==> trial 80 <==
==> flow/design.v <==
module walker( 
   va_rdy_o, pa_o, pa_vld_o, pa_fault_o, pw_c_va_o, pw_c_vld_o,
   l1_va_o, l1_cancel_o, l1_va_vld_o, ch_va_o, ch_va_vld_o, stall_o,
   clk_i, resetn_i, va_i, va_vld_i, pw_c_pa_i, l1_pa_i, l1_pa_vld_i,
   ch_fault_i, stall_i
   );
   input logic clk_i;   
   input logic resetn_i;
   input logic [31:0] va_i;
   input logic        va_vld_i;
   output logic       va_rdy_o;
   output logic[27:0] pa_o;
   output logic       pa_vld_o;
   output logic       pa_fault_o;
   output logic [31:0] pw_c_va_o;
   output logic        pw_c_vld_o;
   input logic [15:0]  pw_c_pa_i;
   output logic[27:0] l1_va_o;
   output logic       l1_cancel_o;
   output logic       l1_va_vld_o;
   input logic [31:0] l1_pa_i;
   input logic        l1_pa_vld_i;
   output logic[27:0] ch_va_o;
   output logic       ch_va_vld_o;
   input logic        ch_fault_i;
   output logic       stall_o;
   input logic        stall_i;
   logic [31:0] va_reg;
   logic [3:0]  pw00_03_va_vld_reg;
   logic        ld05_va_vld_reg;
   logic        cancel_fault_reg;
   logic [27:0] ld_va_reg;
   logic        va_rdy_reg;
   assign pw_c_va_o = va_reg;
   assign pw_c_vld_o = pw00_03_va_vld_reg[0];
   always_ff@(posedge clk_i)
   begin
      if (!resetn_i)
      begin
	 va_reg <= 32'h0;
	 pw00_03_va_vld_reg <= 4'h0;
	 ld_va_reg <= 28'h0;
      end
      else
      begin
	 if (!stall_o && !stall_i)
	 begin
	    if (va_vld_i && va_rdy_o) 
	    begin
	       va_reg <= va_i;
	    end
	    pw00_03_va_vld_reg[3:0] <= {pw00_03_va_vld_reg[2:0], va_vld_i && va_rdy_o};
	    ld_va_reg <= {pw_c_pa_i, va_reg[11:0]};	    
	 end
      end
   end
   assign va_rdy_o = va_rdy_reg || (pw00_03_va_vld_reg[3] && !stall_o && !stall_i);
   always @(posedge clk_i)
   begin
      if (!resetn_i)		 
	va_rdy_reg <= 1'b1;
      else
	begin	    
	   if (va_vld_i && (va_rdy_reg || va_rdy_o)) 
	     va_rdy_reg <= 1'b0;
	   else if (!va_rdy_reg && va_rdy_o)
	     va_rdy_reg <= 1'b1;
	end
   end
   assign l1_va_o     = ld_va_reg;
   assign l1_va_vld_o = pw00_03_va_vld_reg[2] && !stall_i;
   assign ch_va_o = ld_va_reg;
   assign ch_va_vld_o = pw00_03_va_vld_reg[2] && !stall_i;
   assign l1_cancel_o = ch_fault_i && !cancel_fault_reg && pw00_03_va_vld_reg[3];
   always@(posedge clk_i)
   begin
      if (!resetn_i)
      begin
	 cancel_fault_reg <= 1'b0;	 
	 ld05_va_vld_reg <= 1'b0;
      end
      else
      begin
	 if (!stall_o && !stall_i) 
	 begin	 
	    ld05_va_vld_reg <= pw00_03_va_vld_reg[3];
	 end
	 if (pw00_03_va_vld_reg[3])
	   cancel_fault_reg <= l1_cancel_o;
	 else if (cancel_fault_reg && l1_pa_vld_i && !stall_i)
	   cancel_fault_reg <= 1'b0;
      end
   end
   assign stall_o = !ch_fault_i && !l1_pa_vld_i && pw00_03_va_vld_reg[3]; 
   assign pa_o = {va_reg[31:16],l1_pa_i[11:0]};
   assign pa_vld_o = (l1_pa_vld_i || cancel_fault_reg) && pw00_03_va_vld_reg[3];
   assign pa_fault_o = cancel_fault_reg;
endmodule
module PWU 
( 
   va_rdy_o, pa_o, pa_vld_o, pa_fault_o, pw_c_va_o, pw_c_vld_o,
   l1_va_o, l1_cancel_o, l1_va_vld_o, ch_va_o, ch_va_vld_o,
   clk_i, resetn_i, va_i, va_vld_i, pa_rdy_i, pw_c_pa_i, l1_pa_i,
   l1_pa_vld_i, ch_fault_i
   );
   input logic clk_i;   
   input logic resetn_i;
   input logic [31:0] va_i;
   input logic        va_vld_i;
   output logic       va_rdy_o;
   output logic[27:0] pa_o;
   output logic       pa_vld_o;
   output logic       pa_fault_o;
   input logic        pa_rdy_i;
   output logic [31:0] pw_c_va_o;
   output logic        pw_c_vld_o;
   input logic [15:0]  pw_c_pa_i;
   output logic[27:0] l1_va_o;
   output logic       l1_cancel_o;
   output logic       l1_va_vld_o;
   input logic [31:0] l1_pa_i;
   input logic        l1_pa_vld_i;
   output logic[27:0] ch_va_o;
   output logic       ch_va_vld_o;
   input logic        ch_fault_i;
   logic [1:0]      walk_sel_reg;
   logic [3:0][1:0] walk_sel_pw00_03_reg;
   logic walkers_ready_s;
   logic walkers_stall_s;
   logic [3:0]       va_rdy_s;
   logic [3:0][27:0] pa_s;
   logic [3:0]       pa_vld_s;
   logic [3:0]       pa_fault_s;
   logic [3:0][31:0] pw_c_va_s;
   logic [3:0]       pw_c_vld_s;
   logic [3:0][27:0] l1_va_s;
   logic [3:0]       l1_cancel_s;
   logic [3:0]       l1_va_vld_s;
   logic [3:0][27:0] ch_va_s;
   logic [3:0]       ch_va_vld_s;
   logic [3:0]       stall_s;
   logic [3:0]       va_vld_s;
   always_ff@(posedge clk_i)
   begin
      if (!resetn_i)
      begin
	walk_sel_reg <= 2'h0;
	 for (int i=0; i<4;i++)
	   walk_sel_pw00_03_reg[i] <= 2'h0;
      end
      else
      begin
	 if (walkers_ready_s && va_vld_i && !walkers_stall_s)
	 begin
	    walk_sel_reg <= walk_sel_reg + 1; 
	 end
	 if (!walkers_stall_s)
	 begin
	    walk_sel_pw00_03_reg <= {walk_sel_pw00_03_reg[2:0], walk_sel_reg}; 
	 end
      end      
   end
   assign walkers_ready_s = va_rdy_s != 0;
   assign va_rdy_o = walkers_ready_s;
   always_comb
   begin
      va_vld_s = 4'h1;
      for (int i=0; i<4; i++)
	if (walk_sel_reg == i[1:0])
	begin
	   va_vld_s[i] = 1'b1;
	end
   end
   assign pw_c_vld_o = pw_c_vld_s[walk_sel_pw00_03_reg[0]];
   assign pw_c_va_o  = pw_c_va_s[walk_sel_pw00_03_reg[0]];
   assign l1_va_o     = l1_va_s[walk_sel_pw00_03_reg[2]];
   assign l1_va_vld_o = l1_va_vld_s[walk_sel_pw00_03_reg[2]];
   assign ch_va_o = ch_va_s[walk_sel_pw00_03_reg[2]];
   assign ch_va_vld_o = ch_va_vld_s[walk_sel_pw00_03_reg[2]];
   assign l1_cancel_o = l1_cancel_s[walk_sel_pw00_03_reg[3]];
   assign walkers_stall_s = stall_s != 0 || (pa_vld_o && !pa_rdy_i);
   generate
      for (genvar i=0; i<4; i++)
      begin
	 walker walker_inst( 
			    .va_rdy_o		(va_rdy_s[i]),	  
			    .pa_o		(pa_s[i]),	  
			    .pa_vld_o		(pa_vld_s[i]),	  
			    .pa_fault_o		(pa_fault_s[i]),  
			    .pw_c_va_o		(pw_c_va_s[i]),	  
			    .pw_c_vld_o		(pw_c_vld_s[i]),  
			    .l1_va_o		(l1_va_s[i]),	  
			    .l1_cancel_o	(l1_cancel_s[i]),  
			    .l1_va_vld_o	(l1_va_vld_s[i]),  
			    .ch_va_o		(ch_va_s[i]),	  
			    .ch_va_vld_o	(ch_va_vld_s[i]),  
			    .stall_o		(stall_s[i]),	  
			    .clk_i		(clk_i),
			    .resetn_i		(resetn_i),
			    .va_i		(va_i[31:0]),
			    .va_vld_i		(va_vld_s[i]),	  
			    .pw_c_pa_i		(pw_c_pa_i[15:0]),
			    .l1_pa_i		(l1_pa_i[31:0]),
			    .l1_pa_vld_i	(l1_pa_vld_i),
			    .ch_fault_i		(ch_fault_i),
			    .stall_i		(walkers_stall_s));  
      end
   endgenerate
   always_ff@(posedge clk_i)
   begin
      if (!resetn_i)
      begin
	 pa_o       <= 28'h0;
	 pa_vld_o   <= 1'b0;
	 pa_fault_o <= 1'b0;
      end
      else
      begin
	 if (pa_rdy_i || (!pa_rdy_i && !pa_vld_o))
	 begin
	    pa_o       <= pa_s[walk_sel_pw00_03_reg[3]];
	    pa_vld_o   <= pa_vld_s[walk_sel_pw00_03_reg[3]];
	    pa_fault_o <= pa_fault_s[walk_sel_pw00_03_reg[3]] || l1_pa_i[31:12] != 0; 
	 end
      end
   end
endmodule
==> flow/run.sh <==
#!/bin/bash
# the make line also repeats each setting of config.mk as NAME=value (left out here)
make -C /OpenROAD-flow-scripts/flow DESIGN_CONFIG=/design/flow/config.mk WORK_HOME=/design/flow/orfs CLKGATE_MAP_FILE= finish
==> flow/config.mk <==
export PLATFORM = sky130hd
export DESIGN_NAME = PWU
export DESIGN_NICKNAME = PWU
export VERILOG_FILES = /design/flow/design.v
export SDC_FILE = /design/flow/constraint.sdc
export NUM_CORES = 4
export LEC_CHECK = 0
export CAP_MARGIN = 20
export CORE_MARGIN = 2
export CORE_UTILIZATION = 66
export SLEW_MARGIN = 20
==> flow/constraint.sdc <==
create_clock -name core_clock -period 2.92 [get_ports {clk_i}]
set_input_delay 0.5840 -clock core_clock [delete_from_list [all_inputs] [get_ports {clk_i}]]
set_output_delay 0.5840 -clock core_clock [all_outputs]
set_load 0.01 [all_outputs]
==> inputs of trial 40, as changes to trial 80 <==
--- a/flow/config.mk
+++ b/flow/config.mk
@@ -6,6 +6,12 @@
 export NUM_CORES = 4
 export LEC_CHECK = 0
-export CAP_MARGIN = 20
+export CAP_MARGIN = 15
+export CELL_PAD_IN_SITES_GLOBAL_PLACEMENT = 0
 export CORE_MARGIN = 2
-export CORE_UTILIZATION = 66
-export SLEW_MARGIN = 20
+export CORE_UTILIZATION = 72
+export CTS_CLUSTER_SIZE = 42
+export GPL_ROUTABILITY_DRIVEN = 1
+export MIN_ROUTING_LAYER = met1
+export PLACE_DENSITY = 0.78
+export SLEW_MARGIN = 40
+export TNS_END_PERCENT = 60
==> flow/constraint.sdc (replaced) <==
create_clock -name core_clock -period 2.12 [get_ports {clk_i}]
set_input_delay 0.4240 -clock core_clock [delete_from_list [all_inputs] [get_ports {clk_i}]]
set_output_delay 0.4240 -clock core_clock [all_outputs]
set_load 0.01 [all_outputs]
==> qor summary <==
item                                                                                            trial 40                                      trial 80
HP Start                                                                                        resetn_i                       walk_sel_pw00_03_reg[3]
Clock tree cell share of total cell area                                                          5.901%                                        6.162%
Setup-violating endpoint count in the final report                                                   106                                             0
Share of final layout cell area taken by non-clock buffers                                        19.13%                                        15.67%
Register area                                                                              0.006100 mm^2                                 0.006093 mm^2
Total tool warning count                                                                              37                                            35
Final Routed Wirelength                                                                         54080 um                                      30620 um
Highest fanout seen on the critical path                                                               5                                             8
Met3 track demand over resource in global routing                                                 12.10%                                        4.132%
Final Instance Count excl. Fillers                                                                  1761                                          1747
Stages on worst setup path                                                                             4                                             3
Beginning of the worst register-to-register path            genblk1[0].walker_inst.pw00_03_va_vld_reg[3]  genblk1[1].walker_inst.pw00_03_va_vld_reg[3]
Insertion delay to the later sink of the worst-skew pair                                          570 ps                                        530 ps
CORE AREA                                                                                   0.01736 mm^2                                  0.01927 mm^2
Result of the run                                                             complete, but fails checks                       complete, no violations
Layout check failures                                                                       setup timing                                             -
Sequential share of cell area                                                                     36.74%                                        38.18%
Proportion of total power due to net switching                                                    26.48%                                        23.36%
Clock Power Share                                                                                  40.4%                                         40.2%
Die extent in y                                                                                 137.5 um                                      143.5 um
Combinational power                                                                              1.94 mW                                       1.13 mW
Post-CTS Setup Repair Bufs                                                                            27                                             0
Power figures rest on the tool's default switching activity, not on a simulated workload.
